--- flow/design.v ---
`timescale 1ns / 1ps
module CordicMachine(
	input clk,
	input [12:0] x_0,
	input [12:0] y_0,
	input [12:0] z_0,
	input [31:0] stage,
	output reg [12:0] x_N,
	output reg [12:0] y_N,
	output reg [12:0] z_N
);
	reg [12:0] arctan [12:0];
	initial begin
	arctan[0] = 13'b0101101000000;
	arctan[1] = 13'b0011010100100;
	arctan[2] = 13'b0001110000010;
	arctan[3] = 13'b0000111001000;
	arctan[4] = 13'b0000011100100;
	arctan[5] = 13'b0000001110010;
	arctan[6] = 13'b0000000111001;
	arctan[7] = 13'b0000000011100;
	arctan[8] = 13'b0000000001110;
	arctan[9] = 13'b0000000000111;
	arctan[10] = 13'b0000000000011;
	arctan[11] = 13'b0000000000001;
	arctan[12] = 13'b0000000000000;
	end
	wire signed [12:0] x_s = x_0;
	wire signed [12:0] y_s = y_0;
	wire [12:0] x_sh = x_s >>> stage;
	wire [12:0] y_sh = y_s >>> stage;
	always @(posedge clk) begin
		if (stage != 10) begin
			x_N <= z_0[12] ? x_0 + y_sh : x_0 - y_sh;
			y_N <= z_0[12] ? y_0 - x_sh : y_0 + x_sh;
			z_N <= z_0[12] ? z_0 + arctan[stage] : z_0 - arctan[stage];
		end
	end
endmodule
`timescale 1ns / 1ps
module Cordic(
	input clk, 
	input [12:0] x_0,
	input [12:0] y_0,
	input [12:0] z_0,
	output [12:0] x_N,
	output [12:0] y_N,
	output [12:0] z_N
);
	wire [12:0] x0, y0, z0;
	wire [12:0] x1, y1, z1;
	wire [12:0] x2, y2, z2;
	wire [12:0] x3, y3, z3;
	wire [12:0] x4, y4, z4;
	wire [12:0] x5, y5, z5;
	wire [12:0] x6, y6, z6;
	wire [12:0] x7, y7, z7;
	wire [12:0] x8, y8, z8;
	wire [12:0] x9, y9, z9;
	CordicMachine C1 (.clk(clk), .x_0(x_0), .y_0(y_0), .z_0(z_0), .stage(0), .x_N(x0), .y_N(y0), .z_N(z0));
	CordicMachine C2 (.clk(clk), .x_0(x0), .y_0(y0), .z_0(z0), .stage(1), .x_N(x1), .y_N(y1), .z_N(z1));
	CordicMachine C3 (.clk(clk), .x_0(x1), .y_0(y1), .z_0(z1), .stage(2), .x_N(x2), .y_N(y2), .z_N(z2));
	CordicMachine C4 (.clk(clk), .x_0(x2), .y_0(y2), .z_0(z2), .stage(3), .x_N(x3), .y_N(y3), .z_N(z3));
	CordicMachine C5 (.clk(clk), .x_0(x3), .y_0(y3), .z_0(z3), .stage(4), .x_N(x4), .y_N(y4), .z_N(z4));
	CordicMachine C6 (.clk(clk), .x_0(x4), .y_0(y4), .z_0(z4), .stage(5), .x_N(x5), .y_N(y5), .z_N(z5));
	CordicMachine C7 (.clk(clk), .x_0(x5), .y_0(y5), .z_0(z5), .stage(6), .x_N(x6), .y_N(y6), .z_N(z6));
	CordicMachine C8 (.clk(clk), .x_0(x6), .y_0(y6), .z_0(z6), .stage(7), .x_N(x7), .y_N(y7), .z_N(z7));
	CordicMachine C9 (.clk(clk), .x_0(x7), .y_0(y7), .z_0(z7), .stage(8), .x_N(x8), .y_N(y8), .z_N(z8));
	CordicMachine C10 (.clk(clk), .x_0(x8), .y_0(y8), .z_0(z8), .stage(9), .x_N(x9), .y_N(y9), .z_N(z9));
	assign x_N = x9;
	assign y_N = y9;
	assign z_N = z9;
endmodule
--- flow/run.sh ---
#!/bin/bash
# the make line also repeats each setting of config.mk as NAME=value (left out here)
make -C /OpenROAD-flow-scripts/flow DESIGN_CONFIG=/design/flow/config.mk WORK_HOME=/design/flow/orfs CLKGATE_MAP_FILE= finish
--- flow/config.mk ---
export PLATFORM = sky130hd
export DESIGN_NAME = Cordic
export DESIGN_NICKNAME = Cordic
export VERILOG_FILES = /design/flow/design.v
export SDC_FILE = /design/flow/constraint.sdc
export NUM_CORES = 4
export LEC_CHECK = 0
export CAP_MARGIN = 5
export CORE_MARGIN = 2
export CORE_UTILIZATION = 72
export CTS_CLUSTER_DIAMETER = 352
export CTS_CLUSTER_SIZE = 35
export HOLD_SLACK_MARGIN = -0.09
export PLACE_DENSITY_LB_ADDON = 0.21
export SETUP_SLACK_MARGIN = 0.75
export SLEW_MARGIN = 20
--- flow/constraint.sdc ---
create_clock -name core_clock -period 2.62 [get_ports {clk}]
set_input_delay 0.5240 -clock core_clock [delete_from_list [all_inputs] [get_ports {clk}]]
set_output_delay 0.5240 -clock core_clock [all_outputs]
set_load 0.01 [all_outputs]
==> results_slide.txt, run 1 <==
Run Summary

Synth
  – Cell count after synthesis: 2875
  – Post-synth top area share: 30.1%
  – Most common library cells after synthesis: dfxtp_1, ha_1, xnor2_1, a21oi_1, nor2_1
  – Number of distinct library cells after synthesis: 79
  – Main combinational cell family by area after synthesis: adder cells
  – Adder Area Share: 20.6%
  – #FFs+latches synth: 389
  – Synth top area cells: dfxtp_1, ha_1, xnor2_1
  – Avg Inst Size Synth: 9.00 um2
  – Xor/xnor share of the synthesized area: 13.4%
  – Cell count listed in synth_stat.txt: 2875
  – Post-synth mux share: 1.62%
  – Synthesis area per yosys: 25900 um2
  – Tally of yosys warning messages: 1
  – Leading area contributor after synthesis: dfxtp_1
  – Simple-gate portion of the synthesized area: 12.5%
  – Synthesized area: 25900 um2
  – Most common cell in the synthesized netlist: dfxtp_1
  – Post-synth tally of flip-flops with integrated enable: 0
  – Sequential share of the synthesized area: 30.1%
  – Synthesized Nets: 3322
  – Async set or reset register ratio after synthesis: 0%
  – Compound-Gate Fraction of Synth Area: 17.9%
  – Post-synth top flop: dfxtp_1

Die
  – DIE WIDTH: 194 um
  – Vertical die dimension: 194 um
  – Initial Utilization: 72.9%
  – Area inside the core boundary: 35500 um2
  – Top Ports: 79
  – Total die size: 37500 um2
  – Num rows: 69

Outcome
  – Exit stage: 5_1_grt
  – Outcome: stopped before the end
  – Stop Error: [ERROR DPL-0038] Utilization greater than 100%, impossible to legalize

Place
  – Routability cong.: 0.935
  – Half-perimeter wire length of the detailed placement result: 50.8 mm
  – I/O Buffers: 78

CTS
  – Number of buffers on the longest clock path: 3
  – Root cell of the clock tree: clkbuf_16
  – Number of H-tree levels: 1
  – Number of clock sinks: 389
  – Clock buffers created by TritonCTS: 15
[per-stage QoR]
stage / hold slack [ps] / std cells / instance area [um2] / setup slack [ps]
floorplan: 310 / 2875 / 27200 / -1.96
global placement: 310 / 3582 / 29800 / -445
detailed placement: 312 / 3582 / 29800 / -561
CTS: 221 / 3743 / 32600 / -101
[what timing repair did]
action,in CTS
gates cloned,0
endpoints found under the setup margin,284
hold buffers,0
gates resized,355
pin swaps,224
buffers inserted,138
==> run 2: changes to the inputs <==
- ABC_AREA: unset -> 1
- CORE_MARGIN: 2 -> 5
- CORE_UTILIZATION: 72 -> 40
- CTS_CLUSTER_DIAMETER: 352 -> 23
- CTS_CLUSTER_SIZE: 35 -> unset
- HOLD_SLACK_MARGIN: -0.09 -> 0.16
- PLACE_DENSITY_LB_ADDON: 0.21 -> unset
- SETUP_SLACK_MARGIN: 0.75 -> -0.09
- SLEW_MARGIN: 20 -> 0
- clock period: 2.62 -> 1.85 ns (I/O delays scaled with it)
==> results_slide.txt, run 2 <==
Flow Results at a Glance

Die
  – Top Ports: 79 (unchanged)
  – Total die size: 77500 um2 (was 37500 um2)
  – DIE WIDTH: 278 um (was 194 um)
  – Initial Utilization: 40.3% (was 72.9%)
  – Area inside the core boundary: 71500 um2 (was 35500 um2)
  – Num rows: 98 (was 69)
  – Vertical die dimension: 278 um (was 194 um)

Synth
  – Compound-Gate Fraction of Synth Area: 11.7% (was 17.9%)
  – Synth top area cells: dfxtp_1, ha_1, nand2_1 (was dfxtp_1, ha_1, xnor2_1)
  – Simple-gate portion of the synthesized area: 24.0% (was 12.5%)
  – Sequential share of the synthesized area: 27.0% (was 30.1%)
  – Cell count after synthesis: 4007 (was 2875)
  – Main combinational cell family by area after synthesis: simple AND/OR/NAND/NOR gates (was adder cells)
  – Async set or reset register ratio after synthesis: 0% (unchanged)
  – Post-synth mux share: 0.0695% (was 1.62%)
  – Post-synth top flop: dfxtp_1 (unchanged)
  – Post-synth tally of flip-flops with integrated enable: 0 (unchanged)
  – Adder Area Share: 18.5% (was 20.6%)
  – Avg Inst Size Synth: 7.19 um2 (was 9.00 um2)
  – Synthesis area per yosys: 28800 um2 (was 25900 um2)
  – Cell count listed in synth_stat.txt: 4007 (was 2875)
  – Xor/xnor share of the synthesized area: 10.8% (was 13.4%)
  – #FFs+latches synth: 389 (unchanged)
  – Synthesized area: 28800 um2 (was 25900 um2)
  – Tally of yosys warning messages: 1 (unchanged)
  – Most common library cells after synthesis: nand2_1, inv_1, dfxtp_1, ha_1, nand3_1 (was dfxtp_1, ha_1, xnor2_1, a21oi_1, nor2_1)
  – Most common cell in the synthesized netlist: nand2_1 (was dfxtp_1)
  – Leading area contributor after synthesis: dfxtp_1 (unchanged)
  – Post-synth top area share: 27.0% (was 30.1%)
  – Synthesized Nets: 4454 (was 3322)
  – Number of distinct library cells after synthesis: 43 (was 79)

Setup path
  – Critical-path maximum fanout: 5
  – Critical path endpoint category: register
  – Worst Path Buf+Inv: 3
  – Required time reported for the critical path endpoint: 2470 ps
  – CP Class: reg2reg
  – Worst r2r src: C4.y_N[5]
  – Slack of the worst reg-to-reg path: -730 ps
  – Worst Setup EP: C5.x_N[9]
  – Logic depth of the worst setup path including buffers: 15
  – Crit path from: C4.y_N[5]
  – Depth of the worst register-to-register path: 15
  – Critical path's top delay family: simple AND/OR/NAND/NOR gates
  – Cell with the largest stage delay on the worst path: dfxtp_2
  – Worst flop-to-flop path endpoint: C5.x_N[9]
  – CP Data Arrival Time: 3210 ps
  – Cell Chain, Critical Path: inv_4 > ha_4 > inv_2 > nor2_4 > nand3_2 > nor2_2 > nor2_1 > xor2_1 > inv_2 > ha_4 > nand2_1 > nor2_1 > nand3_1 > nand3_1 > xor2_1
  – Largest stage delay, worst path: 330 ps
  – Element type at the critical path start: register

CTS
  – TritonCTS clock tree: done
  – Clk latency late pin: 730 ps
  – Number of clock sinks: 389 (unchanged)
  – Number of H-tree levels: 4 (was 1)
  – Clock Pin Slew Worst Setup and Hold Paths: 40 ps
  – Number of buffers on the longest clock path: 3 (unchanged)
  – Clock buffers created by TritonCTS: 131 (was 15)
  – Root cell of the clock tree: clkbuf_16 (unchanged)

Place
  – I/O Buffers: 78 (unchanged)
  – Placed standard-cell area: 37300 um2 (was 29800 um2)
  – Half-perimeter wire length of the detailed placement result: 63.4 mm (was 50.8 mm)
  – Routability cong.: 0.890 (was 0.935)
  – Setup slack after placement: -559 ps (was -561 ps)
  – Placed insts: 5789 (was 3582)

Route
  – Post-route DRC: 0
  – Antenna violation net count after detailed routing: 0
  – Overall routed net length: 115 mm
  – Vias per cell: 5.38
  – First-pass iteration count of the detailed router: 6
  – Drt first-iter violations: 2190
  – Total vias in the final route: 33400
  – WL per Instance: 18.6 um
  – Antenna Diode Count: 0

Flow run
  – Number of max-cap violations: 0
  – Tool Warnings: 61

Hold path
  – Type of the most critical hold path: reg2reg
  – Startpoint of the most critical hold path: C2.z_N[0]
  – Hold path depth: 0
  – Endpoint, Worst Hold: C3.z_N[0]

Layout
  – P&R area growth vs syn: 79.1%
  – Final cell area excluding filler cells: 51600 um2
  – Number of cells in the finished layout apart from fillers: 6212
  – NumNets Final: 5606

GRT
  – Maximum number of pins on one net before global-route repair: 25
  – Number of antenna violations at the first check in global routing: 0
  – Total congestion overflow after global routing: 0
  – Number of global-route vias before repair: 31400
  – First-pass GRT wire length: 147 mm
  – Global-route usage over all layers: 22.4%

Final timing
  – Number of max-slew violations in the final report: 0
  – Final hold vios: 0
  – Fmax: 387 MHz
  – RSZ-0062 raised after global routing: yes
  – Fin Setup TNS: -47540 ps
  – Worst slew pin tran: 452 ps
  – Final period demand of the worst path: 2580 ps
  – Slew margin rel.: 69.5%
  – Final setup violation count: 186
  – Final setup margin: -732 ps
  – Fraction of the cycle the final worst path needs: 140%
  – Setup Skew: 60.3 ps

Outcome
  – Outcome: finished with violations (was stopped before the end)
  – Layout Check Fails: setup timing
## run 2: repair_timing
item                       4_1_cts  5_1_grt
pin swaps                      463      611
setup endpoints to repair      216      214
hold buffers                     6        0
gates resized                  991      957
buffers inserted               108       92
gates cloned                     0        1
hold endpoints to repair         6        0
## run 2: final cells by class
type,count,area [um2]
flip-flops and latches,389,7950
repair inverters,1,8.76
clock inverters,71,1140
clock buffers,165,3580
fillers,4440,19900
well taps,950,1190
repair buffers,1051,8720
multi-input cells,3036,26800
inverters,549,2210
## run 2: layer usage
layer,track usage [%],share of wire [%]
met5,0,0
met4,8.36,6.2
met3,4.14,5.7
met2,41.7,51
met1,25.5,37
## run 2: through the flow
stage               hold WS, ps  utilization, %
floorplan                   310               -
global placement            311            52.1
detailed placement          312            52.1
CTS                         310            65.6
global route                326            72.2
finish                      318            72.2
==> run 3: changes to the inputs <==
- ABC_AREA: 1 -> unset
- CELL_PAD_IN_SITES_GLOBAL_PLACEMENT: unset -> 0
- CORE_ASPECT_RATIO: unset -> 1.2
- CORE_UTILIZATION: 40 -> 38
- CTS_CLUSTER_DIAMETER: 23 -> 353
- GPL_ROUTABILITY_DRIVEN: unset -> 1
- GPL_TIMING_DRIVEN: unset -> 1
- HOLD_SLACK_MARGIN: 0.16 -> 0.13
- MIN_ROUTING_LAYER: unset -> met2
- SETUP_SLACK_MARGIN: -0.09 -> unset
- SLEW_MARGIN: 0 -> 20
- clock period: 1.85 -> 1.79 ns (I/O delays scaled with it)
==> results_slide.txt, run 3 <==
Flow Results at a Glance

Synth
  – Most common cell in the synthesized netlist: dfxtp_1 (was nand2_1)
  – Post-synth top area share: 30.1% (was 27.0%)
  – Number of distinct library cells after synthesis: 79 (was 43)
  – Synthesized area: 25900 um2 (was 28800 um2)
  – Post-synth mux share: 1.62% (was 0.0695%)
  – Cell count after synthesis: 2875 (was 4007)
  – Post-synth top flop: dfxtp_1 (unchanged)
  – Cell count listed in synth_stat.txt: 2875 (was 4007)
  – Synthesized Nets: 3322 (was 4454)
  – Async set or reset register ratio after synthesis: 0% (unchanged)
  – Tally of yosys warning messages: 1 (unchanged)
  – Leading area contributor after synthesis: dfxtp_1 (unchanged)
  – Synth top area cells: dfxtp_1, ha_1, xnor2_1 (was dfxtp_1, ha_1, nand2_1)
  – Adder Area Share: 20.6% (was 18.5%)
  – Most common library cells after synthesis: dfxtp_1, ha_1, xnor2_1, a21oi_1, nor2_1 (was nand2_1, inv_1, dfxtp_1, ha_1, nand3_1)
  – Sequential share of the synthesized area: 30.1% (was 27.0%)
  – Compound-Gate Fraction of Synth Area: 17.9% (was 11.7%)
  – Avg Inst Size Synth: 9.00 um2 (was 7.19 um2)
  – Main combinational cell family by area after synthesis: adder cells (was simple AND/OR/NAND/NOR gates)
  – Synthesis area per yosys: 25900 um2 (was 28800 um2)
  – Xor/xnor share of the synthesized area: 13.4% (was 10.8%)
  – Post-synth tally of flip-flops with integrated enable: 0 (unchanged)
  – #FFs+latches synth: 389 (unchanged)
  – Simple-gate portion of the synthesized area: 12.5% (was 24.0%)

Setup path
  – Critical path endpoint category: register (unchanged)
  – Crit path from: C6.y_N[6] (was C4.y_N[5])
  – Critical path's top delay family: AND-OR/OR-AND gates (was simple AND/OR/NAND/NOR gates)
  – Logic depth of the worst setup path including buffers: 14 (was 15)
  – Most numerous cell on the critical path: xor2_1
  – Cell Chain, Critical Path: inv_4 > ha_4 > nand2b_4 > nor2_2 > nor2_1 > xor2_1 > ha_1 > o31a_1 > a31oi_1 > buf_4 > nor2b_1 > o21a_1 > o41a_1 > xor2_1 (was inv_4 > ha_4 > inv_2 > nor2_4 > nand3_2 > nor2_2 > nor2_1 > xor2_1 > inv_2 > ha_4 > nand2_1 > nor2_1 > nand3_1 > nand3_1 > xor2_1)
  – Cell with the largest stage delay on the worst path: dfxtp_4 (was dfxtp_2)
  – Worst Setup EP: C7.x_N[11] (was C5.x_N[9])
  – Worst flop-to-flop path endpoint: C7.x_N[11] (was C5.x_N[9])
  – Slack of the worst reg-to-reg path: -950 ps (was -730 ps)
  – Element type at the critical path start: register (unchanged)
  – CP Data Arrival Time: 3220 ps (was 3210 ps)
  – Required time reported for the critical path endpoint: 2280 ps (was 2470 ps)
  – CP Class: reg2reg (unchanged)
  – Worst Path Buf+Inv: 2 (was 3)
  – Depth of the worst register-to-register path: 14 (was 15)
  – Worst r2r src: C6.y_N[6] (was C4.y_N[5])
  – Largest stage delay, worst path: 400 ps (was 330 ps)
  – Critical-path maximum fanout: 4 (was 5)

Layout
  – Layout Utilization: 65.3% (was 72.2%)
  – NumNets Final: 4522 (was 5606)
  – P&R area growth vs syn: 69.9% (was 79.1%)

CTS
  – TritonCTS clock tree: done (unchanged)
  – Clk latency late pin: 600 ps (was 730 ps)
  – Clock Pin Slew Worst Setup and Hold Paths: 60 ps (was 40 ps)
  – Number of H-tree levels: 2 (was 4)
  – Clock buffers created by TritonCTS: 45 (was 131)
  – Root cell of the clock tree: clkbuf_16 (unchanged)
  – Number of buffers on the longest clock path: 3 (unchanged)
  – Number of clock sinks: 389 (unchanged)

Route
  – Antenna Diode Count: 0 (unchanged)
  – Post-route DRC: 0 (unchanged)
  – Total vias in the final route: 34700 (was 33400)
  – Vias per cell: 6.93 (was 5.38)
  – Antenna violation net count after detailed routing: 0 (unchanged)
  – WL per Instance: 16.2 um (was 18.6 um)
  – Drt first-iter violations: 4854 (was 2190)
  – Top metal layer carrying routed signals: met5 (was met4)
  – Routed metal-1 wire length: 0 um (was 42.8 mm)
  – Routed met3 length: 24.8 mm (was 6.62 mm)
  – First-pass iteration count of the detailed router: 8 (was 6)
  – Met2 Routed Length: 49.0 mm (was 58.8 mm)
  – Overall routed net length: 81.2 mm (was 115 mm)

Outcome
  – Outcome: finished with violations (unchanged)
  – Layout Check Fails: setup timing (unchanged)

GRT
  – First-pass GRT wire length: 125 mm (was 147 mm)
  – Number of global-route vias before repair: 37300 (was 31400)
  – Maximum number of pins on one net before global-route repair: 31 (was 25)
  – Global-route usage over all layers: 30.8% (was 22.4%)
  – Total congestion overflow after global routing: 0 (unchanged)
  – Number of antenna violations at the first check in global routing: 0 (unchanged)

Die
  – Top Ports: 79 (unchanged)
  – DIE WIDTH: 248 um (was 278 um)
  – Total die size: 73400 um2 (was 77500 um2)
  – Vertical die dimension: 296 um (was 278 um)
  – Initial Utilization: 38.5% (was 40.3%)
  – Num rows: 104 (was 98)
  – Area inside the core boundary: 67300 um2 (was 71500 um2)

Flow run
  – Number of max-cap violations: 0 (unchanged)
  – Tool Warnings: 61 (unchanged)

Final timing
  – Final setup violation count: 241 (was 186)
  – Final hold vios: 0 (unchanged)
  – Slew margin rel.: 64.6% (was 69.5%)
  – Number of max-slew violations in the final report: 0 (unchanged)
  – Setup Skew: 18.5 ps (was 60.3 ps)
  – Final period demand of the worst path: 2740 ps (was 2580 ps)
  – Fin Setup TNS: -109300 ps (was -47540 ps)
  – Worst slew pin tran: 517 ps (was 452 ps)
  – Final setup margin: -948 ps (was -732 ps)
  – RSZ-0062 raised after global routing: yes (unchanged)
  – Fraction of the cycle the final worst path needs: 153% (was 140%)
  – Fmax: 365 MHz (was 387 MHz)

Hold path
  – Endpoint, Worst Hold: C1.z_N[4] (was C3.z_N[0])
  – Type of the most critical hold path: in2reg (was reg2reg)
  – Hold path depth: 1 (was 0)
  – Startpoint of the most critical hold path: z_0[4] (was C2.z_N[0])

Place
  – Setup slack after placement: -1270 ps (was -559 ps)
  – Half-perimeter wire length of the detailed placement result: 58.7 mm (was 63.4 mm)
  – I/O Buffers: 78 (unchanged)
  – Routability cong.: 0.942 (was 0.890)
==> run 3: routing by layer <==
| metal | global-route usage [%] | vias up |
|---|---|---|
| li1 | - | 12400 |
| met1 | - | 12500 |
| met2 | 44.4 | 8854 |
| met3 | 33.7 | 928 |
| met4 | 5.34 | 2 |
| met5 | 0.980 | - |
==> run 3: per-stage QoR <==
step           hold WS, ps  std cells  instance area (um2)
6_report               196       5012                44000
5_1_grt                179       5012                44000
4_1_cts                169       4955                40600
3_5_place_dp           312       4763                36300
3_3_place_gp           312       4763                36300
2_1_floorplan          310       2875                27600
==> run 3: area by class of cell <==
type / instances / area, um2
fill: 5174 / 23300
multi-input combinational: 2225 / 22500
timing repair buffer: 1194 / 10000
sequential: 389 / 7930
clock buffer: 68 / 1300
tap: 901 / 1130
inverter: 220 / 918
clock inverter: 15 / 223
==> run 3: what timing repair did <==
action                                  CTS  global route
cloned                                    0             1
endpoints found under the setup margin  297           303
setup buffers                           123           112
hold buffers                              1             0
gates resized                           451           619
pin swaps                               308           412
endpoints found under the hold margin     1             0
==> run 4: changes to the inputs <==
- CELL_PAD_IN_SITES_GLOBAL_PLACEMENT: 0 -> unset
- CORE_ASPECT_RATIO: 1.2 -> unset
- CORE_MARGIN: 5 -> 2
- CORE_UTILIZATION: 38 -> 66
- CTS_CLUSTER_DIAMETER: 353 -> 28
- GPL_ROUTABILITY_DRIVEN: 1 -> unset
- GPL_TIMING_DRIVEN: 1 -> unset
- HOLD_SLACK_MARGIN: 0.13 -> unset
- MIN_ROUTING_LAYER: met2 -> unset
- SETUP_SLACK_MARGIN: unset -> 0.63
- clock period: 1.79 -> 2.15 ns (I/O delays scaled with it)
==> results_slide.txt, run 4 <==
Run Summary

Outcome
  – Outcome: stopped before the end (was finished with violations)
  – Exit stage: 4_1_cts
  – Stop Error: [ERROR DPL-0038] Utilization greater than 100%, impossible to legalize

Die
  – Total die size: 40800 um2 (was 73400 um2)
  – Area inside the core boundary: 38600 um2 (was 67300 um2)
  – Top Ports: 79 (unchanged)
  – Vertical die dimension: 202 um (was 296 um)
  – DIE WIDTH: 202 um (was 248 um)
  – Initial Utilization: 67.0% (was 38.5%)
  – Num rows: 72 (was 104)

Synth
  – Main combinational cell family by area after synthesis: adder cells (unchanged)
  – Xor/xnor share of the synthesized area: 13.4% (unchanged)
  – #FFs+latches synth: 389 (unchanged)
  – Compound-Gate Fraction of Synth Area: 17.9% (unchanged)
  – Adder Area Share: 20.6% (unchanged)
  – Post-synth top flop: dfxtp_1 (unchanged)
  – Cell count listed in synth_stat.txt: 2875 (unchanged)
  – Number of distinct library cells after synthesis: 79 (unchanged)
  – Cell count after synthesis: 2875 (unchanged)
  – Synth top area cells: dfxtp_1, ha_1, xnor2_1 (unchanged)
  – Leading area contributor after synthesis: dfxtp_1 (unchanged)
  – Synthesized Nets: 3322 (unchanged)
  – Sequential share of the synthesized area: 30.1% (unchanged)
  – Tally of yosys warning messages: 1 (unchanged)
  – Post-synth top area share: 30.1% (unchanged)
  – Post-synth tally of flip-flops with integrated enable: 0 (unchanged)
  – Most common library cells after synthesis: dfxtp_1, ha_1, xnor2_1, a21oi_1, nor2_1 (unchanged)
  – Post-synth mux share: 1.62% (unchanged)
  – Synthesis area per yosys: 25900 um2 (unchanged)
  – Async set or reset register ratio after synthesis: 0% (unchanged)
  – Avg Inst Size Synth: 9.00 um2 (unchanged)
  – Most common cell in the synthesized netlist: dfxtp_1 (unchanged)
  – Synthesized area: 25900 um2 (unchanged)
  – Simple-gate portion of the synthesized area: 12.5% (unchanged)

Place
  – Routability cong.: 0.909 (was 0.942)
  – Placed insts: 4188 (was 4763)
  – Half-perimeter wire length of the detailed placement result: 60.9 mm (was 58.7 mm)
  – I/O Buffers: 78 (unchanged)
  – Placed standard-cell area: 34300 um2 (was 36300 um2)
## run 4: through the flow
stage | setup TNS [ps] | setup slack, ps
2_1_floorplan | -13180 | -472
3_3_place_gp | -40770 | -875
3_5_place_dp | -54340 | -895
==> run 5: changes to the inputs <==
- CAP_MARGIN: 5 -> 30
- CELL_PAD_IN_SITES_DETAIL_PLACEMENT: unset -> 1
- CORE_MARGIN: 2 -> 3
- CORE_UTILIZATION: 66 -> 40
- CTS_CLUSTER_DIAMETER: 28 -> unset
- CTS_CLUSTER_SIZE: unset -> 28
- MAX_ROUTING_LAYER: unset -> met5
- MIN_ROUTING_LAYER: unset -> met1
- PLACE_DENSITY: unset -> 0.95
- SETUP_SLACK_MARGIN: 0.63 -> -0.0
- SLEW_MARGIN: 20 -> 5
- TNS_END_PERCENT: unset -> 60
- clock period: 2.15 -> 2.99 ns (I/O delays scaled with it)
==> results_slide.txt, run 5 <==
Run Summary

Place
  – Setup slack after placement: -335 ps (was -895 ps)
  – Routability cong.: 0.911 (was 0.909)
  – Placed insts: 3848 (was 4188)
  – I/O Buffers: 78 (unchanged)
  – Half-perimeter wire length of the detailed placement result: 75.7 mm (was 60.9 mm)

Synth
  – Post-synth tally of flip-flops with integrated enable: 0 (unchanged)
  – Most common library cells after synthesis: dfxtp_1, ha_1, xnor2_1, a21oi_1, nor2_1 (unchanged)
  – Adder Area Share: 20.6% (unchanged)
  – Post-synth mux share: 1.62% (unchanged)
  – Synthesized Nets: 3322 (unchanged)
  – Synthesis area per yosys: 25900 um2 (unchanged)
  – #FFs+latches synth: 389 (unchanged)
  – Main combinational cell family by area after synthesis: adder cells (unchanged)
  – Tally of yosys warning messages: 1 (unchanged)
  – Avg Inst Size Synth: 9.00 um2 (unchanged)
  – Synth top area cells: dfxtp_1, ha_1, xnor2_1 (unchanged)
  – Async set or reset register ratio after synthesis: 0% (unchanged)
  – Synthesized area: 25900 um2 (unchanged)
  – Simple-gate portion of the synthesized area: 12.5% (unchanged)
  – Cell count listed in synth_stat.txt: 2875 (unchanged)
  – Xor/xnor share of the synthesized area: 13.4% (unchanged)
  – Post-synth top area share: 30.1% (unchanged)
  – Sequential share of the synthesized area: 30.1% (unchanged)
  – Number of distinct library cells after synthesis: 79 (unchanged)
  – Post-synth top flop: dfxtp_1 (unchanged)
  – Compound-Gate Fraction of Synth Area: 17.9% (unchanged)
  – Most common cell in the synthesized netlist: dfxtp_1 (unchanged)
  – Cell count after synthesis: 2875 (unchanged)
  – Leading area contributor after synthesis: dfxtp_1 (unchanged)

GRT
  – Total congestion overflow after global routing: 646
  – Global-route usage over all layers: 67.0%

Die
  – Vertical die dimension: 260 um (was 202 um)
  – Top Ports: 79 (unchanged)
  – Initial Utilization: 40.7% (was 67.0%)
  – DIE WIDTH: 260 um (was 202 um)
  – Area inside the core boundary: 63500 um2 (was 38600 um2)
  – Num rows: 92 (was 72)
  – Total die size: 67800 um2 (was 40800 um2)

CTS
  – Root cell of the clock tree: clkbuf_16
  – Number of buffers on the longest clock path: 3
  – Number of H-tree levels: 2
  – Clock buffers created by TritonCTS: 44
  – Number of clock sinks: 389
  – Hold-fix buffers at CTS: 0

Outcome
  – Stop Error: [ERROR GRT-0232] Routing congestion too high. Check the congestion heatmap in the GUI. (was [ERROR DPL-0038] Utilization greater than 100%, impossible to legalize)
  – Outcome: stopped before the end (unchanged)
  – Exit stage: 5_1_grt (was 4_1_cts)
==> run 5: per-layer routing <==
layer / GRT usage, % / overflow
met1: 65.1 / 10
met2: 79.6 / 390
met3: 57.4 / 19
met4: 67.7 / 227
met5: 34.3 / 0
==> run 5: repair_timing <==
action	in CTS
endpoints found under the setup margin	71
gates resized	173
setup buffers	29
pin swaps	49
==> run 5: through the flow <==
step | TNS, ps | hold slack (ps) | util [%] | instance area, um2
after global placement | -580 | 311 | 44.4 | 28200
after detailed placement | -6080 | 314 | 44.4 | 28200
after CTS | -64.6 | 328 | 48.3 | 30700
after floorplan | 0 | 310 | - | 25900
==> run 6: changes to the inputs <==
- CAP_MARGIN: 30 -> 20
- CELL_PAD_IN_SITES_DETAIL_PLACEMENT: 1 -> unset
- CORE_MARGIN: 3 -> 2
- CTS_CLUSTER_SIZE: 28 -> unset
- MAX_ROUTING_LAYER: met5 -> unset
- MIN_ROUTING_LAYER: met1 -> unset
- PLACE_DENSITY: 0.95 -> unset
- SETUP_SLACK_MARGIN: -0.0 -> unset
- SLEW_MARGIN: 5 -> 20
- TNS_END_PERCENT: 60 -> unset
- clock period: 2.99 -> 4.26 ns (I/O delays scaled with it)
==> results_slide.txt, run 6 <==
Flow Results at a Glance

GRT
  – Number of antenna violations at the first check in global routing: 0
  – Number of global-route vias before repair: 20500
  – Global-route usage over all layers: 16.7%
  – First-pass GRT wire length: 94.3 mm
  – Maximum number of pins on one net before global-route repair: 36
  – Total congestion overflow after global routing: 0

Final timing
  – Worst slew pin tran: 659 ps
  – Number of max-slew violations in the final report: 0
  – Final hold vios: 0
  – Worst hold slack: 323 ps
  – Fin Setup TNS: 0 ps
  – Final period demand of the worst path: 3270 ps
  – RSZ-0062 raised after global routing: no
  – Slew margin rel.: 56.0%
  – Setup Skew: 36.0 ps
  – Final setup violation count: 0
  – Fmax: 306 MHz
  – Fraction of the cycle the final worst path needs: 76.7%

Synth
  – Sequential share of the synthesized area: 30.1% (unchanged)
  – Simple-gate portion of the synthesized area: 12.5% (unchanged)
  – Adder Area Share: 20.6% (unchanged)
  – Async set or reset register ratio after synthesis: 0% (unchanged)
  – Cell count listed in synth_stat.txt: 2875 (unchanged)
  – Tally of yosys warning messages: 1 (unchanged)
  – Post-synth top area share: 30.1% (unchanged)
  – Post-synth mux share: 1.62% (unchanged)
  – Synthesized Nets: 3322 (unchanged)
  – #FFs+latches synth: 389 (unchanged)
  – Post-synth tally of flip-flops with integrated enable: 0 (unchanged)
  – Xor/xnor share of the synthesized area: 13.4% (unchanged)
  – Number of distinct library cells after synthesis: 79 (unchanged)
  – Main combinational cell family by area after synthesis: adder cells (unchanged)
  – Synth top area cells: dfxtp_1, ha_1, xnor2_1 (unchanged)
  – Leading area contributor after synthesis: dfxtp_1 (unchanged)
  – Compound-Gate Fraction of Synth Area: 17.9% (unchanged)
  – Post-synth top flop: dfxtp_1 (unchanged)
  – Most common library cells after synthesis: dfxtp_1, ha_1, xnor2_1, a21oi_1, nor2_1 (unchanged)
  – Cell count after synthesis: 2875 (unchanged)
  – Most common cell in the synthesized netlist: dfxtp_1 (unchanged)
  – Synthesized area: 25900 um2 (unchanged)
  – Avg Inst Size Synth: 9.00 um2 (unchanged)
  – Synthesis area per yosys: 25900 um2 (unchanged)

Layout
  – P&R area growth vs syn: 13.2%
  – Register Area: 7790 um2
  – Fillers: 6182
  – NumNets Final: 3419
  – Multi-input combinational cell area: 17100 um2

Hold path
  – Endpoint, Worst Hold: C8.z_N[0]
  – Hold path depth: 0
  – Startpoint of the most critical hold path: C7.z_N[0]
  – Type of the most critical hold path: reg2reg

Die
  – Top Ports: 79 (unchanged)
  – Num rows: 93 (was 92)
  – Vertical die dimension: 258 um (was 260 um)
  – Initial Utilization: 40.3% (was 40.7%)
  – DIE WIDTH: 258 um (was 260 um)
  – Area inside the core boundary: 64200 um2 (was 63500 um2)
  – Total die size: 66700 um2 (was 67800 um2)

Setup path
  – Critical path endpoint category: register
  – Worst Path Buf+Inv: 2
  – Required time reported for the critical path endpoint: 4740 ps
  – Logic depth of the worst setup path including buffers: 13
  – Slack of the worst reg-to-reg path: 990 ps
  – Cell Chain, Critical Path: inv_1 > ha_1 > and2_1 > inv_1 > ha_1 > mux2i_1 > ha_1 > or3_1 > a41oi_2 > nor2b_1 > o21a_1 > o41a_1 > xor2_1
  – CP Class: reg2reg
  – Depth of the worst register-to-register path: 13
  – Crit path from: C8.y_N[8]
  – Cell with the largest stage delay on the worst path: dfxtp_1
  – Largest stage delay, worst path: 480 ps
  – Most numerous cell on the critical path: ha_1
  – Element type at the critical path start: register
  – CP Data Arrival Time: 3750 ps
  – Critical-path maximum fanout: 5
  – Worst flop-to-flop path endpoint: C9.x_N[11]
  – Critical path's top delay family: AND-OR/OR-AND gates
  – Worst Setup EP: C9.x_N[11]
  – Worst r2r src: C8.y_N[8]

CTS
  – Hold-fix buffers at CTS: 0 (unchanged)
  – Clock Pin Slew Worst Setup and Hold Paths: 60 ps
  – Number of buffers on the longest clock path: 3 (unchanged)
  – Total of cells resized after clock tree synthesis: 0 (was 173)
  – TritonCTS clock tree: done
  – Number of post-CTS setup repair buffers: 0 (was 29)
  – Clock buffers created by TritonCTS: 46 (was 44)
  – Number of clock sinks: 389 (unchanged)
  – Clk latency late pin: 610 ps
  – Number of H-tree levels: 2 (unchanged)
  – Root cell of the clock tree: clkbuf_16 (unchanged)

Route
  – Antenna violation net count after detailed routing: 0
  – Overall routed net length: 55.6 mm
  – Met2 Routed Length: 28.6 mm
  – Vias per cell: 5.18
  – Total vias in the final route: 20000
  – Top metal layer carrying routed signals: met4
  – Routed met3 length: 1.90 mm
  – Drt first-iter violations: 1004
  – Post-route DRC: 0
  – Routed metal-1 wire length: 23.5 mm
  – Antenna Diode Count: 0
  – WL per Instance: 14.4 um
  – First-pass iteration count of the detailed router: 7

Flow run
  – Number of max-cap violations: 0
  – Tool Warnings: 58

Place
  – I/O Buffers: 78 (unchanged)
  – Half-perimeter wire length of the detailed placement result: 44.4 mm (was 75.7 mm)
  – Routability cong.: 0.888 (was 0.911)

Outcome
  – Outcome: finished clean (was stopped before the end)
[run 6: final cells by class]
class	instances	share of cell area [%]
Multi-Input combinational cell	2225	58.3
Inverter	220	2.82
Clock inverter	21	1.13
Timing Repair Buffer	90	2.97
Sequential cell	389	26.6
Tap cell	855	3.65
Clock buffer	61	4.53
[run 6: per-layer routing]
metal / vias up / GRT usage [%]
met5: - / 0
met4: 0 / 5.64
met3: 98 / 2.56
met2: 297 / 32.3
met1: 9306 / 18.5
li1: 10300 / -
[run 6: metrics by stage]
stage / worst slack, ps / instance area, um2 / utilization [%] / instances
5_1_grt: 864 / 29300 / 45.6 / 3861
3_5_place_dp: 627 / 27600 / 43.0 / 3779
4_1_cts: 1020 / 29300 / 45.6 / 3861
2_1_floorplan: 1360 / 25900 / - / 2875
3_3_place_gp: 663 / 27600 / 43.0 / 3779
6_report: 993 / 29300 / 45.6 / 3861
==> run 7: changes to the inputs <==
- CORE_UTILIZATION: 40 -> 68
- CTS_CLUSTER_DIAMETER: unset -> 27
- CTS_CLUSTER_SIZE: unset -> 30
- SETUP_SLACK_MARGIN: unset -> 0.47
- clock period: 4.26 -> 3.2 ns (I/O delays scaled with it)
==> results_slide.txt, run 7 <==
Flow Results at a Glance

Outcome
  – Outcome: finished with violations (was finished clean)
  – Layout Check Fails: setup timing

CTS
  – Root cell of the clock tree: clkbuf_16 (unchanged)
  – Number of buffers on the longest clock path: 3 (unchanged)
  – Number of H-tree levels: 3 (was 2)
  – Clock Pin Slew Worst Setup and Hold Paths: 60 ps (about the same)
  – Clock buffers created by TritonCTS: 87 (was 46)
  – Number of clock sinks: 389 (unchanged)
  – Hold-fix buffers at CTS: 0 (unchanged)
  – Clk latency late pin: 640 ps (was 610 ps)
  – TritonCTS clock tree: done (unchanged)

Final timing
  – Setup Skew: 32.5 ps (was 36.0 ps)
  – Worst hold slack: 322 ps (was 323 ps)
  – Final hold vios: 0 (unchanged)
  – RSZ-0062 raised after global routing: yes (was no)
  – Final period demand of the worst path: 4390 ps (was 3270 ps)
  – Fmax: 228 MHz (was 306 MHz)
  – Number of max-slew violations in the final report: 0 (unchanged)
  – Fraction of the cycle the final worst path needs: 137% (was 76.7%)
  – Worst slew pin tran: 1090 ps (was 659 ps)
  – Final setup violation count: 14 (was 0)
  – Slew margin rel.: 27.7% (was 56.0%)
  – Final setup margin: -1190 ps (was 993 ps)

Setup path
  – Required time reported for the critical path endpoint: 3670 ps (was 4740 ps)
  – Crit path from: C9.y_N[10] (was C8.y_N[8])
  – Most numerous cell on the critical path: ha_1 (unchanged)
  – Element type at the critical path start: register (unchanged)
  – Logic depth of the worst setup path including buffers: 11 (was 13)
  – Critical-path maximum fanout: 4 (was 5)
  – Worst r2r src: C9.y_N[10] (was C8.y_N[8])
  – Critical path endpoint category: register (unchanged)
  – Largest stage delay, worst path: 860 ps (was 480 ps)
  – Critical path's top delay family: AND-OR/OR-AND gates (unchanged)
  – Cell with the largest stage delay on the worst path: a21oi_1 (was dfxtp_1)
  – Slack of the worst reg-to-reg path: -1190 ps (was 990 ps)
  – Depth of the worst register-to-register path: 11 (was 13)
  – Worst Setup EP: C10.x_N[8] (was C9.x_N[11])
  – CP Data Arrival Time: 4860 ps (was 3750 ps)
  – CP Class: reg2reg (unchanged)
  – Worst Path Buf+Inv: 2 (unchanged)
  – Cell Chain, Critical Path: inv_1 > ha_1 > nor2_1 > xor2_1 > ha_1 > a21oi_4 > o21ai_4 > o41a_1 > buf_4 > a21oi_1 > xnor2_1 (was inv_1 > ha_1 > and2_1 > inv_1 > ha_1 > mux2i_1 > ha_1 > or3_1 > a41oi_2 > nor2b_1 > o21a_1 > o41a_1 > xor2_1)
  – Worst flop-to-flop path endpoint: C10.x_N[8] (was C9.x_N[11])

GRT
  – Total congestion overflow after global routing: 0 (unchanged)
  – Met1 global-route usage: 38.4% (was 18.5%)
  – Number of antenna violations at the first check in global routing: 15 (was 0)
  – Global routing usage on met2: 65.3% (was 32.3%)
  – First-pass GRT wire length: 115 mm (was 94.3 mm)
  – Number of global-route vias before repair: 23500 (was 20500)
  – Global-route usage over all layers: 36.1% (was 16.7%)
  – Maximum number of pins on one net before global-route repair: 34 (was 36)
  – Routing layer with the top usage in global route: met2 (unchanged)
  – Global Route met3 Usage: 8.96% (was 2.56%)

Synth
  – Synthesized Nets: 3322 (unchanged)
  – Avg Inst Size Synth: 9.00 um2 (unchanged)
  – Cell count after synthesis: 2875 (unchanged)
  – Xor/xnor share of the synthesized area: 13.4% (unchanged)
  – Tally of yosys warning messages: 1 (unchanged)
  – Synthesis area per yosys: 25900 um2 (unchanged)
  – Post-synth mux share: 1.62% (unchanged)
  – Sequential share of the synthesized area: 30.1% (unchanged)
  – Cell count listed in synth_stat.txt: 2875 (unchanged)
  – Async set or reset register ratio after synthesis: 0% (unchanged)
  – Leading area contributor after synthesis: dfxtp_1 (unchanged)
  – Post-synth top flop: dfxtp_1 (unchanged)
  – Most common library cells after synthesis: dfxtp_1, ha_1, xnor2_1, a21oi_1, nor2_1 (unchanged)
  – Synth top area cells: dfxtp_1, ha_1, xnor2_1 (unchanged)
  – Synthesized area: 25900 um2 (unchanged)
  – Compound-Gate Fraction of Synth Area: 17.9% (unchanged)
  – Number of distinct library cells after synthesis: 79 (unchanged)
  – Adder Area Share: 20.6% (unchanged)
  – #FFs+latches synth: 389 (unchanged)
  – Most common cell in the synthesized netlist: dfxtp_1 (unchanged)
  – Post-synth top area share: 30.1% (unchanged)
  – Simple-gate portion of the synthesized area: 12.5% (unchanged)
  – Main combinational cell family by area after synthesis: adder cells (unchanged)
  – Post-synth tally of flip-flops with integrated enable: 0 (unchanged)

Flow run
  – Number of max-cap violations: 0 (unchanged)
  – Tool Warnings: 65 (was 58)

Hold path
  – Endpoint, Worst Hold: C6.z_N[0] (was C8.z_N[0])
  – Startpoint of the most critical hold path: C5.z_N[0] (was C7.z_N[0])
  – Hold path depth: 0 (unchanged)
  – Type of the most critical hold path: reg2reg (unchanged)

Route
  – WL per Instance: 26.3 um (was 14.4 um)
  – First-pass iteration count of the detailed router: 9 (was 7)
  – Antenna violation net count after detailed routing: 0 (unchanged)
  – Vias per cell: 6.84 (was 5.18)
  – Total vias in the final route: 26000 (was 20000)
  – Drt first-iter violations: 3404 (was 1004)
  – Overall routed net length: 100 mm (was 55.6 mm)
  – Post-route DRC: 0 (unchanged)

Die
  – Initial Utilization: 68.9% (was 40.3%)
  – DIE WIDTH: 199 um (was 258 um)
  – Top Ports: 79 (unchanged)
  – Num rows: 71 (was 93)
  – Total die size: 39600 um2 (was 66700 um2)
  – Area inside the core boundary: 37600 um2 (was 64200 um2)
  – Vertical die dimension: 199 um (was 258 um)

Place
  – Placed insts: 3472 (was 3779)
  – Routability cong.: 0.907 (was 0.888)
  – Half-perimeter wire length of the detailed placement result: 45.8 mm (was 44.4 mm)
  – Setup slack after placement: -65.4 ps (was 627 ps)
  – I/O Buffers: 78 (unchanged)

Layout
  – Fillers: 1458 (was 6182)
  – P&R area growth vs syn: 30.8% (was 13.2%)
  – NumNets Final: 3657 (was 3419)
  – Number of cells in the finished layout apart from fillers: 3804 (was 3861)
  – Layout Utilization: 90.1% (was 45.6%)
[run 7: repair_timing]
item                                    CTS  global route
endpoints found under the setup margin   78            88
gates resized                           162           348
endpoints found under the hold margin     0             0
pin swaps                                60           199
buffers inserted                         41           119
[run 7: metal layers]
layer  wire length, um  up-vias
met4              8780       24
met1             32800    12200
met2             45500     2090
met5               428        -
li1                  -    10800
met3             12500      920
[run 7: layout make-up]
type | instances | area, um2 | share of cell area [%]
Clock buffer | 109 | 2420 | 7.16
Tap cell | 511 | 639 | 1.89
Timing Repair Buffer | 287 | 2380 | 7.04
Sequential cell | 389 | 7970 | 23.5
Multi-Input combinational cell | 2225 | 18900 | 55.7
Antenna cell | 10 | 25.0 | 0.0739
Inverter | 220 | 852 | 2.52
Clock inverter | 53 | 709 | 2.10
[run 7: metrics by stage]
stage / area [um2] / setup TNS (ps)
4_1_cts: 31500 / 0
6_report: 33900 / -3910
2_1_floorplan: 25900 / 0
5_1_grt: 33800 / -7200
3_3_place_gp: 27500 / -117
3_5_place_dp: 27500 / -130
==> run 8: changes to the inputs <==
- ABC_AREA: unset -> 1
- CAP_MARGIN: 20 -> 0
- CELL_PAD_IN_SITES_DETAIL_PLACEMENT: unset -> 0
- CORE_ASPECT_RATIO: unset -> 1.16
- CORE_UTILIZATION: 68 -> 72
- CTS_CLUSTER_DIAMETER: 27 -> 35
- CTS_CLUSTER_SIZE: 30 -> 79
- MIN_ROUTING_LAYER: unset -> met1
- PLACE_DENSITY_LB_ADDON: unset -> 0.01
- SETUP_SLACK_MARGIN: 0.47 -> 0.67
- clock period: 3.2 -> 2.27 ns (I/O delays scaled with it)
==> results_slide.txt, run 8 <==
Run Summary

Outcome
  – Outcome: stopped before the end (was finished with violations)
  – Exit stage: 4_1_cts
  – Stop Error: [ERROR DPL-0038] Utilization greater than 100%, impossible to legalize

Die
  – Initial Utilization: 73.2% (was 68.9%)
  – Top Ports: 79 (unchanged)
  – Vertical die dimension: 219 um (was 199 um)
  – Area inside the core boundary: 39300 um2 (was 37600 um2)
  – Num rows: 78 (was 71)
  – Total die size: 41600 um2 (was 39600 um2)
  – DIE WIDTH: 190 um (was 199 um)

Place
  – Half-perimeter wire length of the detailed placement result: 62.2 mm (was 45.8 mm)
  – Placed standard-cell area: 34000 um2 (was 27500 um2)
  – Routability cong.: 0.975 (was 0.907)
  – I/O Buffers: 78 (unchanged)
  – Placed insts: 4680 (was 3472)

Synth
  – Leading area contributor after synthesis: dfxtp_1 (unchanged)
  – Sequential share of the synthesized area: 27.0% (was 30.1%)
  – #FFs+latches synth: 389 (unchanged)
  – Tally of yosys warning messages: 1 (unchanged)
  – Post-synth tally of flip-flops with integrated enable: 0 (unchanged)
  – Number of distinct library cells after synthesis: 43 (was 79)
  – Post-synth top area share: 27.0% (was 30.1%)
  – Avg Inst Size Synth: 7.19 um2 (was 9.00 um2)
  – Most common cell in the synthesized netlist: nand2_1 (was dfxtp_1)
  – Simple-gate portion of the synthesized area: 24.0% (was 12.5%)
  – Xor/xnor share of the synthesized area: 10.8% (was 13.4%)
  – Synth top area cells: dfxtp_1, ha_1, nand2_1 (was dfxtp_1, ha_1, xnor2_1)
  – Async set or reset register ratio after synthesis: 0% (unchanged)
  – Cell count after synthesis: 4007 (was 2875)
  – Cell count listed in synth_stat.txt: 4007 (was 2875)
  – Synthesized area: 28800 um2 (was 25900 um2)
  – Synthesized Nets: 4454 (was 3322)
  – Most common library cells after synthesis: nand2_1, inv_1, dfxtp_1, ha_1, nand3_1 (was dfxtp_1, ha_1, xnor2_1, a21oi_1, nor2_1)
  – Post-synth top flop: dfxtp_1 (unchanged)
  – Compound-Gate Fraction of Synth Area: 11.7% (was 17.9%)
  – Adder Area Share: 18.5% (was 20.6%)
  – Main combinational cell family by area after synthesis: simple AND/OR/NAND/NOR gates (was adder cells)
  – Post-synth mux share: 0.0695% (was 1.62%)
  – Synthesis area per yosys: 28800 um2 (was 25900 um2)
-- run 8: stage by stage --
stage | hold slack, ps | setup WS (ps)
detailed placement | 313 | -136
global placement | 310 | -97.2
floorplan | 310 | 268
==> run 9: changes to the inputs <==
- ABC_AREA: 1 -> unset
- CAP_MARGIN: 0 -> 20
- CELL_PAD_IN_SITES_DETAIL_PLACEMENT: 0 -> unset
- CORE_ASPECT_RATIO: 1.16 -> unset
- CTS_CLUSTER_DIAMETER: 35 -> unset
- CTS_CLUSTER_SIZE: 79 -> unset
- MIN_ROUTING_LAYER: met1 -> unset
- PLACE_DENSITY_LB_ADDON: 0.01 -> 0.27
- SETUP_SLACK_MARGIN: 0.67 -> unset
- clock period: 2.27 -> 3.0 ns (I/O delays scaled with it)
==> results_slide.txt, run 9 <==
Flow Results at a Glance

Route
  – Total vias in the final route: 21900
  – Drt first-iter violations: 1215
  – Post-route DRC: 0
  – Overall routed net length: 64.9 mm
  – First-pass iteration count of the detailed router: 7
  – Antenna violation net count after detailed routing: 0
  – Vias per cell: 6.16
  – WL per Instance: 18.3 um
  – Antenna Diode Count: 0

Synth
  – Number of distinct library cells after synthesis: 79 (was 43)
  – #FFs+latches synth: 389 (unchanged)
  – Post-synth tally of flip-flops with integrated enable: 0 (unchanged)
  – Tally of yosys warning messages: 1 (unchanged)
  – Cell count listed in synth_stat.txt: 2875 (was 4007)
  – Synthesized Nets: 3322 (was 4454)
  – Cell count after synthesis: 2875 (was 4007)
  – Synth top area cells: dfxtp_1, ha_1, xnor2_1 (was dfxtp_1, ha_1, nand2_1)
  – Synthesized area: 25900 um2 (was 28800 um2)
  – Most common library cells after synthesis: dfxtp_1, ha_1, xnor2_1, a21oi_1, nor2_1 (was nand2_1, inv_1, dfxtp_1, ha_1, nand3_1)
  – Post-synth top flop: dfxtp_1 (unchanged)
  – Post-synth top area share: 30.1% (was 27.0%)
  – Avg Inst Size Synth: 9.00 um2 (was 7.19 um2)
  – Post-synth mux share: 1.62% (was 0.0695%)
  – Xor/xnor share of the synthesized area: 13.4% (was 10.8%)
  – Simple-gate portion of the synthesized area: 12.5% (was 24.0%)
  – Synthesis area per yosys: 25900 um2 (was 28800 um2)
  – Compound-Gate Fraction of Synth Area: 17.9% (was 11.7%)
  – Sequential share of the synthesized area: 30.1% (was 27.0%)
  – Async set or reset register ratio after synthesis: 0% (unchanged)
  – Most common cell in the synthesized netlist: dfxtp_1 (was nand2_1)
  – Leading area contributor after synthesis: dfxtp_1 (unchanged)
  – Main combinational cell family by area after synthesis: adder cells (was simple AND/OR/NAND/NOR gates)
  – Adder Area Share: 20.6% (was 18.5%)

Final timing
  – Slew margin rel.: 60.0%
  – Fmax: 324 MHz
  – Worst slew pin tran: 591 ps
  – Number of max-slew violations in the final report: 0
  – Setup Skew: 18.7 ps
  – Final setup violation count: 1
  – Final hold vios: 0
  – Final setup margin: -88.7 ps
  – RSZ-0062 raised after global routing: yes
  – Fin Setup TNS: -88.7 ps
  – Final period demand of the worst path: 3090 ps
  – Fraction of the cycle the final worst path needs: 103%

Place
  – Routability cong.: 0.945 (was 0.975)
  – Setup slack after placement: -237 ps (was -136 ps)
  – Placed insts: 3467 (was 4680)
  – I/O Buffers: 78 (unchanged)
  – Half-perimeter wire length of the detailed placement result: 47.4 mm (was 62.2 mm)

Die
  – Vertical die dimension: 194 um (was 219 um)
  – Area inside the core boundary: 35500 um2 (was 39300 um2)
  – DIE WIDTH: 194 um (was 190 um)
  – Top Ports: 79 (unchanged)
  – Initial Utilization: 72.9% (was 73.2%)
  – Total die size: 37500 um2 (was 41600 um2)
  – Num rows: 69 (was 78)

GRT
  – Maximum number of pins on one net before global-route repair: 35
  – Total congestion overflow after global routing: 0
  – Number of antenna violations at the first check in global routing: 0
  – Routing layer with the top usage in global route: met2
  – Number of global-route vias before repair: 22300
  – First-pass GRT wire length: 104 mm
  – Met1 global-route usage: 35.7%
  – Global-route usage over all layers: 32.8%
  – Global Route met3 Usage: 3.59%
  – Global routing usage on met2: 62.9%

Setup path
  – Cell Chain, Critical Path: clkinvlp_4 > nor2_2 > a21oi_2 > ha_1 > nand2_1 > o21ai_2 > o41a_1 > a211o_1 > nor3_2 > a21oi_1 > xnor2_1
  – Critical path's top delay family: AND-OR/OR-AND gates
  – Crit path from: C9.z_N[12]
  – Required time reported for the critical path endpoint: 3490 ps
  – Worst Path Buf+Inv: 1
  – Critical path endpoint category: register
  – CP Data Arrival Time: 3570 ps
  – CP Class: reg2reg
  – Worst Setup EP: C10.x_N[12]
  – Cell with the largest stage delay on the worst path: dfxtp_1
  – Logic depth of the worst setup path including buffers: 11
  – Worst r2r src: C9.z_N[12]
  – Critical-path maximum fanout: 7
  – Slack of the worst reg-to-reg path: -90 ps
  – Largest stage delay, worst path: 530 ps
  – Depth of the worst register-to-register path: 11
  – Worst flop-to-flop path endpoint: C10.x_N[12]
  – Element type at the critical path start: register

CTS
  – Root cell of the clock tree: clkbuf_16
  – Clock buffers created by TritonCTS: 41
  – Number of buffers on the longest clock path: 3
  – Number of clock sinks: 389
  – Clock Pin Slew Worst Setup and Hold Paths: 70 ps
  – Clk latency late pin: 570 ps
  – Number of H-tree levels: 2
  – TritonCTS clock tree: done
  – Hold-fix buffers at CTS: 0

Flow run
  – Tool Warnings: 59
  – Number of max-cap violations: 0

Outcome
  – Outcome: finished with violations (was stopped before the end)
  – Layout Check Fails: setup timing

Hold path
  – Startpoint of the most critical hold path: C7.z_N[1]
  – Type of the most critical hold path: reg2reg
  – Hold path depth: 0
  – Endpoint, Worst Hold: C8.z_N[1]

Layout
  – Number of cells in the finished layout apart from fillers: 3554
  – P&R area growth vs syn: 14.6%
  – Fillers: 2089
  – NumNets Final: 3511
==> run 9: per-layer routing <==
layer / up-vias / wire [um] / part of all wire, %
li1: 10500 / - / -
met1: 10400 / 24800 / 38
met2: 795 / 34000 / 52
met3: 240 / 3070 / 4.7
met4: 0 / 3040 / 4.7
met5: - / 0 / 0
==> run 9: area by class of cell <==
type                            count  area (um2)  share of cell area [%]
Multi-Input combinational cell   2225       17400                    58.5
Tap cell                          461         577                    1.95
Timing Repair Buffer              187        1600                    5.41
Clock inverter                     17         297                    1.00
Inverter                          220         837                    2.82
Clock buffer                       55        1160                    3.91
Sequential cell                   389        7820                    26.4
==> run 9: metrics by stage <==
step / instance area, um2 / hold WS, ps / util [%]
floorplan: 25900 / 310 / -
global placement: 27800 / 311 / 78.3
detailed placement: 27800 / 313 / 78.3
CTS: 29200 / 327 / 82.4
global route: 29700 / 331 / 83.6
finish: 29700 / 326 / 83.6
==> run 9: what timing repair did <==
item / 4_1_cts / 5_1_grt
pin swaps: 0 / 21
buffers inserted: 0 / 15
gates resized: 8 / 81
endpoints found under the setup margin: 5 / 43
==> run 10: changes to the inputs <==
- CAP_MARGIN: 20 -> 15
- CORE_UTILIZATION: 72 -> 18
- CTS_CLUSTER_SIZE: unset -> 15
- PLACE_DENSITY_LB_ADDON: 0.27 -> unset
- TNS_END_PERCENT: unset -> 5
- clock period: 3.0 -> 5.37 ns (I/O delays scaled with it)
==> results_slide.txt, run 10 <==
Flow Results at a Glance

Outcome
  – Outcome: finished clean (was finished with violations)

Synth
  – Cell count after synthesis: 2875 (unchanged)
  – Synthesized Nets: 3322 (unchanged)
  – Synthesis area per yosys: 25900 um2 (unchanged)
  – Most common library cells after synthesis: dfxtp_1, ha_1, xnor2_1, a21oi_1, nor2_1 (unchanged)
  – #FFs+latches synth: 389 (unchanged)
  – Post-synth top area share: 30.1% (unchanged)
  – Main combinational cell family by area after synthesis: adder cells (unchanged)
  – Simple-gate portion of the synthesized area: 12.5% (unchanged)
  – Leading area contributor after synthesis: dfxtp_1 (unchanged)
  – Post-synth top flop: dfxtp_1 (unchanged)
  – Cell count listed in synth_stat.txt: 2875 (unchanged)
  – Synth top area cells: dfxtp_1, ha_1, xnor2_1 (unchanged)
  – Tally of yosys warning messages: 1 (unchanged)
  – Synthesized area: 25900 um2 (unchanged)
  – Avg Inst Size Synth: 9.00 um2 (unchanged)
  – Compound-Gate Fraction of Synth Area: 17.9% (unchanged)
  – Number of distinct library cells after synthesis: 79 (unchanged)
  – Async set or reset register ratio after synthesis: 0% (unchanged)
  – Sequential share of the synthesized area: 30.1% (unchanged)
  – Post-synth tally of flip-flops with integrated enable: 0 (unchanged)
  – Xor/xnor share of the synthesized area: 13.4% (unchanged)
  – Post-synth mux share: 1.62% (unchanged)
  – Adder Area Share: 20.6% (unchanged)
  – Most common cell in the synthesized netlist: dfxtp_1 (unchanged)

Final timing
  – Fraction of the cycle the final worst path needs: 63.6% (was 103%)
  – Worst hold slack: 325 ps (was 326 ps)
  – Fmax: 293 MHz (was 324 MHz)
  – Fin Setup TNS: 0 ps (was -88.7 ps)
  – Number of max-slew violations in the final report: 0 (unchanged)
  – Final setup violation count: 0 (was 1)
  – RSZ-0062 raised after global routing: no (was yes)
  – Slew margin rel.: 34.0% (was 60.0%)
  – Final hold vios: 0 (unchanged)
  – Setup Skew: 23.5 ps (was 18.7 ps)
  – Final period demand of the worst path: 3420 ps (was 3090 ps)
  – Worst slew pin tran: 988 ps (was 591 ps)

Die
  – Area inside the core boundary: 143000 um2 (was 35500 um2)
  – Num rows: 139 (was 69)
  – Vertical die dimension: 383 um (was 194 um)
  – DIE WIDTH: 383 um (was 194 um)
  – Total die size: 147000 um2 (was 37500 um2)
  – Top Ports: 79 (unchanged)
  – Initial Utilization: 18.1% (was 72.9%)

Setup path
  – Largest stage delay, worst path: 860 ps (was 530 ps)
  – Cell Chain, Critical Path: inv_1 > o21ai_0 > xnor2_1 > ha_1 > or2_2 > a41oi_2 > nor2b_1 > o21a_1 > o41a_1 > xor2_1 (was clkinvlp_4 > nor2_2 > a21oi_2 > ha_1 > nand2_1 > o21ai_2 > o41a_1 > a211o_1 > nor3_2 > a21oi_1 > xnor2_1)
  – Element type at the critical path start: register (unchanged)
  – Required time reported for the critical path endpoint: 5820 ps (was 3490 ps)
  – Crit path from: C1.z_N[12] (was C9.z_N[12])
  – Logic depth of the worst setup path including buffers: 10 (was 11)
  – CP Data Arrival Time: 3870 ps (was 3570 ps)
  – Worst Path Buf+Inv: 1 (unchanged)
  – Worst Setup EP: C2.x_N[11] (was C10.x_N[12])
  – Worst r2r src: C1.z_N[12] (was C9.z_N[12])
  – Critical path's top delay family: AND-OR/OR-AND gates (unchanged)
  – Depth of the worst register-to-register path: 10 (was 11)
  – Cell with the largest stage delay on the worst path: dfxtp_1 (unchanged)
  – Critical-path maximum fanout: 18 (was 7)
  – CP Class: reg2reg (unchanged)
  – Worst flop-to-flop path endpoint: C2.x_N[11] (was C10.x_N[12])
  – Slack of the worst reg-to-reg path: 1950 ps (was -90 ps)
  – Critical path endpoint category: register (unchanged)

Layout
  – Fillers: 15700 (was 2089)
  – P&R area growth vs syn: 16.9% (was 14.6%)
  – NumNets Final: 3408 (was 3511)

Hold path
  – Endpoint, Worst Hold: C2.z_N[0] (was C8.z_N[1])
  – Type of the most critical hold path: reg2reg (unchanged)
  – Startpoint of the most critical hold path: C1.z_N[0] (was C7.z_N[1])
  – Hold path depth: 0 (unchanged)

CTS
  – TritonCTS clock tree: done (unchanged)
  – Clock Pin Slew Worst Setup and Hold Paths: 60 ps (was 70 ps)
  – Clock buffers created by TritonCTS: 42 (was 41)
  – Number of clock sinks: 389 (unchanged)
  – Root cell of the clock tree: clkbuf_16 (unchanged)
  – Total of cells resized after clock tree synthesis: 0 (was 8)
  – Number of buffers on the longest clock path: 3 (unchanged)
  – Hold-fix buffers at CTS: 0 (unchanged)
  – Number of H-tree levels: 2 (unchanged)
  – Number of post-CTS setup repair buffers: 0 (unchanged)
  – Clk latency late pin: 570 ps (about the same)

Place
  – Half-perimeter wire length of the detailed placement result: 41.9 mm (was 47.4 mm)
  – I/O Buffers: 78 (unchanged)
  – Routability cong.: 0.840 (was 0.945)

GRT
  – Total congestion overflow after global routing: 0 (unchanged)
  – Number of antenna violations at the first check in global routing: 0 (unchanged)
  – Maximum number of pins on one net before global-route repair: 37 (was 35)
  – Global-route usage over all layers: 7.00% (was 32.8%)
  – Number of global-route vias before repair: 18700 (was 22300)
  – First-pass GRT wire length: 88.3 mm (was 104 mm)

Route
  – WL per Instance: 10.7 um (was 18.3 um)
  – Total vias in the final route: 19400 (was 21900)
  – Antenna violation net count after detailed routing: 0 (unchanged)
  – Overall routed net length: 52.4 mm (was 64.9 mm)
  – Drt first-iter violations: 716 (was 1215)
  – Vias per cell: 3.96 (was 6.16)
  – Antenna Diode Count: 0 (unchanged)
  – Post-route DRC: 0 (unchanged)
  – First-pass iteration count of the detailed router: 5 (was 7)

Flow run
  – Number of max-cap violations: 0 (unchanged)
  – Tool Warnings: 58 (was 59)
## run 10: stage by stage
stage               cell area (um2)  cells  worst slack (ps)  util, %
detailed placement            28900   4820              1570     20.2
global placement              28900   4820              1570     20.2
CTS                           30200   4896              1970     21.1
finish                        30200   4896              1950     21.1
global route                  30200   4896              1680     21.1
floorplan                     25900   2875              2470        -
## run 10: per-layer routing
layer | track usage [%] | vias up | part of all wire (%)
li1 | - | 10300 | -
met1 | 8.86 | 8676 | 48
met2 | 12.2 | 322 | 46
met3 | 1.18 | 91 | 3.6
met4 | 1.92 | 0 | 2.3
met5 | 0 | - | 0
## run 10: final cells by class
class | count | area, um2 | share of cell area, %
Tap cell | 1903 | 2380 | 7.87
Sequential cell | 389 | 7790 | 25.7
Multi-Input combinational cell | 2225 | 17100 | 56.5
Clock inverter | 13 | 100 | 0.331
Timing Repair Buffer | 83 | 818 | 2.71
Inverter | 220 | 826 | 2.73
Clock buffer | 63 | 1240 | 4.10
